==> garnet: inputs <==
==> flow/design.v <==
`timescale 1ns / 1ps
module signed_mult(a , b , out);
    output [31:0] out;
    input signed [31:0] a;
    input signed [31:0] b;
    wire signed [63:0] mult_out;
    assign mult_out = a*b;
    assign out  = {mult_out[63] , mult_out[55:25]};
endmodule
`timescale 1ns / 1ps
module Lorenz(clk , rst , en , seed_x , seed_y , seed_z , x , y , z);
    wire signed [31:0] sigma = {7'b0001010 , 25'b0};  
    wire signed [31:0] beta = {7'b0000010 , 25'b1010101010101010101010101};  
    wire signed [31:0] rho = {7'b0011100 , 25'b0};  
    wire signed [31:0] scale = {7'b0000001 , 20'b10000000001010101010};
    wire signed [31:0] dt = {7'b0 , 20'b00000001000000000000};
    parameter signed [31:0] xo = {7'b1000001 , 25'b0};  
    parameter signed [31:0] yo = {7'b0 , 25'b0001100110011001100110011};  
    parameter signed [31:0] zo = {7'b0011001 , 25'b0};  
    input wire clk;
    input wire rst;
    input wire en;
    input wire signed [31:0] seed_x;
    input wire signed [31:0] seed_y;
    input wire signed [31:0] seed_z;
    output reg signed [31:0] x;
    output reg signed [31:0] y;
    output reg signed [31:0] z;
    reg signed [26:0] dx;
    reg signed [26:0] dy;
    reg signed [26:0] dz;
    wire signed [31:0] m1 , m2 , m3 , m4 , m5 , m6 , m7 , m8 , m9;
    signed_mult sm1 (.a(m1) , .b(sigma) , .out(m2));
    signed_mult sm2 (.a(m3) , .b(m4) , .out(m5));
    signed_mult sm3 (.a(m3) , .b(y) , .out(m6));
    signed_mult sm4 (.a(m7) , .b(beta) , .out(m8));
    assign m1 = (y - x) >>> 8;
    assign m3 = x >>> 8;
    assign m4 = rho - z;
    assign m7 = z >>> 8;
    assign m9 = (y >>> 8);
    always@(posedge clk)
    begin
        if (rst)
        begin
            x <= seed_x;
            y <= seed_y;
            z <= seed_z;
        end
        else if (en)
        begin
            x <= x + m2;
            y <= y + m5 - m9;
            z <= z + m6 - m8;
        end
    end
endmodule
`timescale 1ns / 1ps
module Slowclock(
    input clk,
    input rst,
    output slowclock,
    output slowclock_rise
    );
    reg [25:0] counter;
    reg clockout;
    always@(posedge clk)
    begin
        if (rst)
        begin
            counter <= 0;
            clockout <= 0;
        end
        else if( counter == 1)
        begin
            clockout <= !clockout;        
            counter <= 0;
        end
        else
            counter <= counter + 1;
    end
    assign slowclock = clockout;
    assign slowclock_rise = (counter == 1) && !clockout;
endmodule
`timescale 1ns / 1ps
module UART_Tx1
    #(parameter CLKS_PER_BIT = 435)
    (
        input clk,
        input rst,
        input Tx_s,
        input [7:0] Tx_Data,
        output Tx_Active,
        output reg Tx_serial_out,
        output Tx_Done
    );
    localparam TX_IDLE = 3'b000;
    localparam TX_START_BIT = 3'b001;
    localparam TX_DATA_SEND = 3'b010;
    localparam TX_STOP = 3'b011;
    localparam TX_CLEAN = 3'b100;
    reg [2:0] MAIN_STATE;
    reg [9:0] clk_count;
    reg [2:0] Bit_Index;
    reg [7:0] Send_Data;
    reg       Done;
    reg       Active;
    always@(posedge clk)
    begin
        if (rst)
        begin
            MAIN_STATE <= TX_IDLE;
            clk_count <= 0;
            Bit_Index <= 0;
            Send_Data <= 0;
            Done <= 1'b0;
            Active <= 1'b0;
            Tx_serial_out <= 1'b1;
        end
        else
        case(MAIN_STATE)
            TX_IDLE:
                begin
                    Tx_serial_out <= 1'b1;
                    Done <= 1'b0;
                    clk_count <= 1'b0;
                    Bit_Index <= 1'b0;
                    if(Tx_s == 1'b1)
                        begin
                            Active <= 1'b1;
                            Send_Data <= Tx_Data;
                            MAIN_STATE <= TX_START_BIT;
                        end
                     else
                        MAIN_STATE <= TX_IDLE;
                end
            TX_START_BIT:
                begin
                    Tx_serial_out <= 1'b0;
                    if(clk_count < CLKS_PER_BIT - 1)
                        begin
                            clk_count <= clk_count + 1;
                            MAIN_STATE <= TX_START_BIT;
                        end
                    else
                        begin    
                            clk_count <= 1'b0;
                            MAIN_STATE <= TX_DATA_SEND;
                        end
                end       
            TX_DATA_SEND:
                begin
                    Tx_serial_out <= Send_Data[Bit_Index];
                    if(clk_count < CLKS_PER_BIT - 1)
                        begin
                            clk_count <= clk_count + 1;
                            MAIN_STATE <= TX_DATA_SEND;
                        end
                    else
                        begin
                            clk_count <= 1'b0;
                            if(Bit_Index < 7)
                                begin
                                    Bit_Index <= Bit_Index + 1;
                                    MAIN_STATE <= TX_DATA_SEND;
                                end
                            else
                                begin
                                    Bit_Index <= 1'b0;
                                    MAIN_STATE <= TX_STOP;
                                end
                        end
                end
            TX_STOP:
                begin
                    Tx_serial_out <= 1'b1;
                    if(clk_count < CLKS_PER_BIT - 1)
                        begin
                            clk_count <= clk_count + 1;
                            MAIN_STATE <= TX_STOP;
                        end
                    else
                        begin
                            Done <= 1'b1;
                            clk_count <= 1'b0;
                            MAIN_STATE <= TX_CLEAN;
                            Active <= 1'b0;
                        end    
                end
            TX_CLEAN:
                begin
                    Done <= 1'b1;
                    MAIN_STATE <= TX_IDLE;
                end
            default:
                MAIN_STATE <= TX_IDLE;    
        endcase
    end
    assign Tx_Active = Active;
    assign Tx_Done = Done;
endmodule
`timescale 1ns / 1ps
module delta_sigma_dac(clk, rst, PWM_in, PWM_out);
input wire clk;
input wire rst;
input wire [15:0] PWM_in;
output reg PWM_out;
reg [16:0] PWM_accumulator;
wire [16:0] PWM_sum = PWM_accumulator + PWM_in;
always @(posedge clk) 
begin
     if (rst)
     begin
          PWM_accumulator <= 0;
          PWM_out <= 0;
     end
     else
     begin
          PWM_out <= PWM_sum[16];
          PWM_accumulator <= {1'b0, PWM_sum[15:0]};
     end
end 
endmodule
`timescale 1ns / 1ps
module Lorenz3D(
    clk,
    rst,
    seed_x,
    seed_y,
    seed_z,
    pinX,
    pinY,
    pinZ,
	serial_data,
    x,
    y,
    z
    );
	input wire clk;
    input wire rst;
    input wire [31:0] seed_x;
    input wire [31:0] seed_y;
    input wire [31:0] seed_z;
    output wire pinX;
    output wire pinY;
    output wire pinZ;
    output wire serial_data;
    output wire [31:0] x;
    output wire [31:0] y;
    output wire [31:0] z;
    reg [2:0] i;
    wire [7:0] inputdata;
    wire       done_bit;
    reg        start;
    wire       active;
    wire       out_serial;
    reg        triger;
    reg [3:0] count;
	wire signed [31:0] xm , ym , zm;
	wire signed [31:0] scale = {7'b0001001 , 25'b0000001111010111000010100};
	reg [31:0] key; 
	reg [2:0]  i_n;
	reg        start_n;
	reg        triger_n;
	reg [31:0] key_n;
	wire slowclock;
	wire slowclock_rise;
	Slowclock clock ( .clk(clk), .rst(rst), .slowclock(slowclock), .slowclock_rise(slowclock_rise));
    Lorenz  L1(
     .clk(clk),
     .rst(rst),
     .en(slowclock_rise),
     .seed_x(seed_x),
     .seed_y(seed_y),
     .seed_z(seed_z),
     .x(x),
     .y(y),
     .z(z)
    );
	UART_Tx1  #(435) U1 ( .clk(clk), .rst(rst), .Tx_s(start), .Tx_Data(inputdata), .Tx_Active(active),  .Tx_serial_out(out_serial), .Tx_Done(done_bit));
	always@(posedge clk)
    begin
        i_n = i;
        start_n = start;
        triger_n = triger;
        key_n = key;
        if(done_bit == 1'b1)
        begin
            i_n = i_n + 1;
        end
        if( i_n == 3'b000 && triger_n == 1'b1)
        begin
            key_n = x;            
            start_n = 1;
            triger_n = 0;
        end
        if(i_n == 3'b100)
        begin
            i_n = 0;
            triger_n = 1;
        end
        if (rst)
        begin
            i <= 0;
            start <= 0;
            triger <= 1;
        end
        else
        begin
            i <= i_n;
            start <= start_n;
            triger <= triger_n;
            key <= key_n;
        end
    end
	delta_sigma_dac d1 (.clk(clk), .rst(rst), .PWM_in(x[31:9]), .PWM_out(pinX));
    delta_sigma_dac d2 (.clk(clk), .rst(rst), .PWM_in(y[31:9]), .PWM_out(pinY));
	delta_sigma_dac d3 (.clk(clk), .rst(rst), .PWM_in(z[31:9]), .PWM_out(pinZ));
	signed_mult sm1 (.a(x) , .b(scale) , .out(xm));
	signed_mult sm2 (.a(y) , .b(scale) , .out(ym));
	signed_mult sm3 (.a(z) , .b(scale) , .out(zm));
	assign serial_data = out_serial;
    assign inputdata = key[((i + 1) * 8 - 1) -: 8];
endmodule
==> flow/run.sh <==
#!/bin/bash
# the make line also repeats each setting of config.mk as NAME=value (left out here)
make -C /OpenROAD-flow-scripts/flow DESIGN_CONFIG=/design/flow/config.mk WORK_HOME=/design/flow/orfs CLKGATE_MAP_FILE= finish
==> flow/config.mk <==
export PLATFORM = sky130hd
export DESIGN_NAME = Lorenz3D
export DESIGN_NICKNAME = Lorenz3D
export VERILOG_FILES = /design/flow/design.v
export SDC_FILE = /design/flow/constraint.sdc
export NUM_CORES = 4
export LEC_CHECK = 0
export CAP_MARGIN = 20
export CORE_ASPECT_RATIO = 1.03
export CORE_MARGIN = 2
export CORE_UTILIZATION = 40
export GPL_TIMING_DRIVEN = 0
export MAX_ROUTING_LAYER = met4
export MIN_ROUTING_LAYER = met1
export SLEW_MARGIN = 20
==> flow/constraint.sdc <==
create_clock -name core_clock -period 20.0 [get_ports {clk}]
set_input_delay 4.0000 -clock core_clock [delete_from_list [all_inputs] [get_ports {clk}]]
set_output_delay 4.0000 -clock core_clock [all_outputs]
set_load 0.01 [all_outputs]
==> inputs of umber, as changes to garnet <==
==> flow/config.mk (replaced) <==
export PLATFORM = sky130hd
export DESIGN_NAME = Lorenz3D
export DESIGN_NICKNAME = Lorenz3D
export VERILOG_FILES = /design/flow/design.v
export SDC_FILE = /design/flow/constraint.sdc
export NUM_CORES = 4
export LEC_CHECK = 0
export CAP_MARGIN = 20
export CORE_MARGIN = 2
export CORE_UTILIZATION = 72
export CTS_CLUSTER_SIZE = 47
export HOLD_SLACK_MARGIN = 0.29
export PLACE_DENSITY_LB_ADDON = 0.28
export SETUP_SLACK_MARGIN = 2.71
export SLEW_MARGIN = 20
==> flow/constraint.sdc (replaced) <==
create_clock -name core_clock -period 15.7 [get_ports {clk}]
set_input_delay 3.1400 -clock core_clock [delete_from_list [all_inputs] [get_ports {clk}]]
set_output_delay 3.1400 -clock core_clock [all_outputs]
set_load 0.01 [all_outputs]
==> flow.log <==
[flow] summary of implementation run
INFO  metric status = timing/DRC/antenna clean
INFO  metric grt_pass1_wl = 419000 microns
INFO  metric peak_per_stage_delay_on_the_critical_path = 0.79 ns
INFO  metric place.gp.congestion = 1.02
INFO  metric drt-pass1-iter-count = 6
INFO  metric sh_comb_area = 0.748
INFO  metric cpMaxStageDelayCell = sky130_fd_sc_hd__edfxtp_1
(the above is from garnet)
==> flow.log <==
[flow] summary of implementation run
INFO  metric report.final.slew_viol_count = 0
INFO  metric peak_per_stage_delay_on_the_critical_path = 0.64 ns
INFO  metric place.gp.congestion = 1.00
INFO  metric grt_pass1_wl = 369000 microns
INFO  metric sh_comb_area = 0.764
INFO  metric status = timing/DRC/antenna clean
INFO  metric synth.area.mux_share = 0.00371
INFO  metric cpMaxStageDelayCell = sky130_fd_sc_hd__clkinv_2
INFO  metric drt-pass1-iter-count = 8
(the above is from umber)
